Design Benes_8p, start of the top module:
module Benes_8p (input wire [2:0] mp0, mp1, mp2, mp3, mp4, mp5, mp6, mp7,
    input clk,
    output reg [19:0] state
);
export LEC_CHECK = 0
export CAP_MARGIN = 20
export CORE_ASPECT_RATIO = 1.43
export CORE_MARGIN = 2
export CORE_UTILIZATION = 72
export CTS_CLUSTER_DIAMETER = 392
export CTS_CLUSTER_SIZE = 96
export SETUP_SLACK_MARGIN = 0.15
export SLEW_MARGIN = 20
export TNS_END_PERCENT = 10
create_clock -name core_clock -period 0.727 [get_ports {clk}]
run.sh (not shown) runs the stock make flow with config.mk's settings and CLKGATE_MAP_FILE=.
The first run stopped in clock tree synthesis, error DPL-0033.
Change:
--- a/flow/config.mk
+++ b/flow/config.mk
@@ -9 +8,0 @@
-export CORE_ASPECT_RATIO = 1.43
@@ -11,4 +10 @@
-export CORE_UTILIZATION = 72
-export CTS_CLUSTER_DIAMETER = 392
-export CTS_CLUSTER_SIZE = 96
-export SETUP_SLACK_MARGIN = 0.15
+export CORE_UTILIZATION = 58
@@ -16 +11,0 @@
-export TNS_END_PERCENT = 10
==> flow/constraint.sdc (replaced) <==
create_clock -name core_clock -period 1.32 [get_ports {clk}]
set_input_delay 0.2640 -clock core_clock [delete_from_list [all_inputs] [get_ports {clk}]]
set_output_delay 0.2640 -clock core_clock [all_outputs]
set_load 0.01 [all_outputs]
Effect: The new run completed and failed the layout checks on setup timing; synthesized cell count does not change; area after synthesis does not change; die size climbs by 23%.
Change:
--- a/flow/config.mk
+++ b/flow/config.mk
@@ -10 +10,2 @@
-export CORE_UTILIZATION = 58
+export CORE_UTILIZATION = 66
+export SETUP_SLACK_MARGIN = 0.51
==> flow/constraint.sdc (replaced) <==
create_clock -name core_clock -period 1.84 [get_ports {clk}]
set_input_delay 0.3680 -clock core_clock [delete_from_list [all_inputs] [get_ports {clk}]]
set_output_delay 0.3680 -clock core_clock [all_outputs]
set_load 0.01 [all_outputs]
What happened: The new run finished with setup timing left. Final area fell by 4.2%. Core utilization came out higher by 7.4 points. Worst setup slack improved by 560 ps. Fmax went up by 2.1%. Total power shrinks by 26%. Cell count shrinks by 8.3%. Synthesized cell count is unchanged.

---

Setup of red:
Benes_8p again, from the RTL that the note above started with.
export LEC_CHECK = 0
export CAP_MARGIN = 20
export CORE_MARGIN = 2
export CORE_UTILIZATION = 72
export CTS_CLUSTER_DIAMETER = 28
export CTS_CLUSTER_SIZE = 31
export PLACE_DENSITY = 0.37
export SETUP_SLACK_MARGIN = 0.51
export SLEW_MARGIN = 20
create_clock -name core_clock -period 2.11 [get_ports {clk}]
Tool error GRT-0232 stopped red during global routing (5_1_grt); no final results.
> inputs changed (red -> blue)
# red
export LEC_CHECK = 0
export CAP_MARGIN = 20
export CORE_MARGIN = 2
export CORE_UTILIZATION = 72
export CTS_CLUSTER_DIAMETER = 28
export CTS_CLUSTER_SIZE = 31
export PLACE_DENSITY = 0.37
export SETUP_SLACK_MARGIN = 0.51
export SLEW_MARGIN = 20
create_clock -name core_clock -period 2.11 [get_ports {clk}]
# blue
export LEC_CHECK = 0
export CAP_MARGIN = 20
export CORE_MARGIN = 2
export CORE_UTILIZATION = 40
export SETUP_SLACK_MARGIN = -0.13
export SLEW_MARGIN = 20
create_clock -name core_clock -period 2.33 [get_ports {clk}]
Results
blue finished every step from synthesis to the final layout, and the layout passed the timing, design-rule and antenna checks. Number of port buffers across red and blue: no real change. Taking red over blue, the die height ratio works out to 0.75. Core footprint for blue: 12000 sq um up relative to red.
diff inputs: blue => green
# blue
export LEC_CHECK = 0
export CAP_MARGIN = 20
export CORE_MARGIN = 2
export CORE_UTILIZATION = 40
export SETUP_SLACK_MARGIN = -0.13
export SLEW_MARGIN = 20
create_clock -name core_clock -period 2.33 [get_ports {clk}]
# green
export LEC_CHECK = 0
export CAP_MARGIN = 20
export CORE_MARGIN = 2
export CORE_UTILIZATION = 72
export CTS_CLUSTER_DIAMETER = 315
export SLEW_MARGIN = 20
create_clock -name core_clock -period 0.844 [get_ports {clk}]
Notes after the runs:
As the logs show, green stopped at clock tree synthesis (4_1_cts) after a tool error, so it never reached the end of the flow. Number of placed I/O pins came out exactly the same in green and blue. As of green, area inside the core boundary had fallen by more than a quarter compared to blue. Between blue and green, the flow reports number of placement rows decreasing by more than a quarter.
[inputs] orange vs green
# green
export LEC_CHECK = 0
export CAP_MARGIN = 20
export CORE_MARGIN = 2
export CORE_UTILIZATION = 72
export CTS_CLUSTER_DIAMETER = 315
export SLEW_MARGIN = 20
create_clock -name core_clock -period 0.844 [get_ports {clk}]
# orange
export LEC_CHECK = 0
export ABC_AREA = 0
export CAP_MARGIN = 20
export CORE_MARGIN = 2
export CORE_UTILIZATION = 72
export CTS_CLUSTER_DIAMETER = 378
export CTS_CLUSTER_SIZE = 34
export MAX_ROUTING_LAYER = met4
export PLACE_DENSITY_LB_ADDON = 0.25
export SLEW_MARGIN = 20
create_clock -name core_clock -period 1.92 [get_ports {clk}]
Notes after the runs:
orange finished every stage; the final checks, however, were not passed, the failures being setup timing. The full die area was comparable across orange and green. Between green and orange, the final weighted congestion in routability-driven placement does not differ in any meaningful way. Async set-reset flop share out of synthesis essentially unchanged between orange and green.

---

## P
Benes_8p again, from the RTL that the note above started with.
// Benes_8p
module Benes_8p (input wire [2:0] mp0, mp1, mp2, mp3, mp4, mp5, mp6, mp7,
    input clk,
    output reg [19:0] state
);
clock: 1.17 ns
lec_check: 0
abc_area: 0
cap_margin: 20
core_aspect_ratio: 0.51
core_margin: 2
core_utilization: 72
cts_cluster_diameter: 164
cts_cluster_size: 46
max_routing_layer: met4
place_density_lb_addon: 0.19
setup_slack_margin: 0.34
slew_margin: 20
Flow for P halted at clock tree synthesis, error code DPL-0038.
Relative to P, the following input files were edited for Q:
- swapping 72 for 17 in CORE_UTILIZATION
- clearing CTS_CLUSTER_SIZE, which used to be 46
- clearing CORE_ASPECT_RATIO, which used to be 0.51
- clearing PLACE_DENSITY_LB_ADDON, which used to be 0.19
- clearing CTS_CLUSTER_DIAMETER, which used to be 164
- clearing SETUP_SLACK_MARGIN, which used to be 0.34
- clearing MAX_ROUTING_LAYER, which used to be met4
- clearing ABC_AREA, which used to be 0
- swapping 1.17 for 2.33 in the clock period (ns, I/O delays scaled along)
## What came out
[compare] base=P new=Q: placed cell area saw a decrease; tally of unique sky130hd cells used after synthesis saw little to no change; cell row count saw an increase; post-synth area from yosys stat saw little to no change; effective utilization at floorplan saw a decrease.
Q completed every stage of the flow, and the final layout passed the timing, design-rule and antenna checks.
Looking at placeable core region across both flows, Q is the weaker of the two, with P ahead.
Die size: Q exceeds P
Input-level comparison between R and Q:
- an added HOLD_SLACK_MARGIN of 0.26
- a change of CORE_UTILIZATION from 17 to 70
- an added CTS_CLUSTER_SIZE of 33
- an added SETUP_SLACK_MARGIN of -0.16
- a change of the clock period (ns, I/O delays scaled along) from 2.33 to 1.72
## What came out
- R: aborted in global routing (tool error)
- Row count for R: 48 down relative to Q
- R reports a higher post-CTS setup buffer count than Q does.
- Summary: floorplan die area, R better than Q
- Taking Q as the reference, in R area inside the core boundary went down 76%, count of flip-flops with a built-in enable after synthesis held.
For S, these inputs were changed with respect to R:
- HOLD_SLACK_MARGIN now 0.28, was 0.26
- CORE_UTILIZATION now 72, was 70
- CTS_CLUSTER_SIZE now 31, was 33
- SETUP_SLACK_MARGIN now 0.51, was -0.16
- the clock period (ns, I/O delays scaled along) now 1.78, was 1.72
### Flow results
- S got as far as clock tree synthesis, where a tool error ended the run.
- R -> S: sequential fraction of the synthesis area delta 0, exact match
- S and R ended up with roughly the same chip area in the Yosys report.
- Looking at worst slack at placement across both flows, S is the stronger of the two, with R trailing.
- Relative to R, die area has decreased by 450 µm² in S.
- Compared with R, S shows a lower die boundary width.
- Between R and S, the flow reports global placer's final weighted congestion decreasing by a little under 10%.
- ~same mapped cell area in R and S

---

## try-xenon
Benes_8p again, from the RTL that the note above started with.
==> flow/design.v (excerpt) <==
module Benes_8p (input wire [2:0] mp0, mp1, mp2, mp3, mp4, mp5, mp6, mp7,
    input clk,
    output reg [19:0] state
);
    wire [2:0] nb0, nb1, nb2, nb3, nb4, nb5, nb6, nb7;
    wire [2:0]  mn0, mn1, mn2, mn3, mn4, mn5, mn6, mn7;
    MN_Serials m1(.mp0(mp0),
    .mp1(mp1),
    .mp2(mp2),
    .mp3(mp3),
    .mp4(mp4),
    .mp5(mp5),
    .mp6(mp6),
    .mp7(mp7),
    .mn0(mn0),
    .mn1(mn1),
    .mn2(mn2),
    .mn3(mn3),
    .mn4(mn4),
    .mn5(mn5),
    .mn6(mn6),
    .mn7(mn7)
    );
    NB_Series m2(.mp0(MP_1[0]),
    .mp1(MP_1[1]),
    .mp2(MP_1[2]),
    .mp3(MP_1[3]),
    .mp4(MP_1[4]),
    .mp5(MP_1[5]),
    .mp6(MP_1[6]),
    .mp7(MP_1[7]),
    .mn0(MN_1[0]),
    .mn1(MN_1[1]),
    .mn2(MN_1[2]),
    .mn3(MN_1[3]),
    .mn4(MN_1[4]),
    .mn5(MN_1[5]),
    .mn6(MN_1[6]),
    .mn7(MN_1[7]),
    .nb0(nb0),
    .nb1(nb1),
    .nb2(nb2),
    .nb3(nb3),
    .nb4(nb4),
    .nb5(nb5),
    .nb6(nb6),
    .nb7(nb7)
    );
    wire [2:0] mp [0:7];
    integer i, j, m;
    reg [2:0] MP_1 [0:7];
  ...
clock: 1.96 ns
lec_check: 0
cap_margin: 5
core_margin: 2
core_utilization: 40
cts_cluster_diameter: 105
cts_cluster_size: 12
hold_slack_margin: 0.08
place_density_lb_addon: 0.04
slew_margin: 25
try-xenon has completed all stages; timing, DRC and antenna checks passed.
### try-xenon -> try-cedar
==> flow/config.mk <==
export PLATFORM = sky130hd
export DESIGN_NAME = Benes_8p
export DESIGN_NICKNAME = Benes_8p
export VERILOG_FILES = /design/flow/design.v
export SDC_FILE = /design/flow/constraint.sdc
export NUM_CORES = 4
export LEC_CHECK = 0
export CAP_MARGIN = 20
export CORE_MARGIN = 2
export CORE_UTILIZATION = 60
export SETUP_SLACK_MARGIN = 0.15
export SLEW_MARGIN = 20
==> flow/constraint.sdc <==
create_clock -name core_clock -period 0.727 [get_ports {clk}]
set_input_delay 0.1454 -clock core_clock [delete_from_list [all_inputs] [get_ports {clk}]]
set_output_delay 0.1454 -clock core_clock [all_outputs]
set_load 0.01 [all_outputs]
--- outcome ---
Initial cell density of the core, try-xenon and try-cedar: smaller value in try-xenon
Going from try-xenon to try-cedar, number of setup buffers added after CTS grows by 59.
Diff try-xenon -> try-cedar: number of rows in the core area has decreased; placed standard-cell area has increased; total die area has decreased.
Of try-xenon and try-cedar, only try-cedar never reached the final stage.
Stage in which a tool error killed try-cedar: global routing (5_1_grt).
Power is estimated from default activity; no workload was simulated.
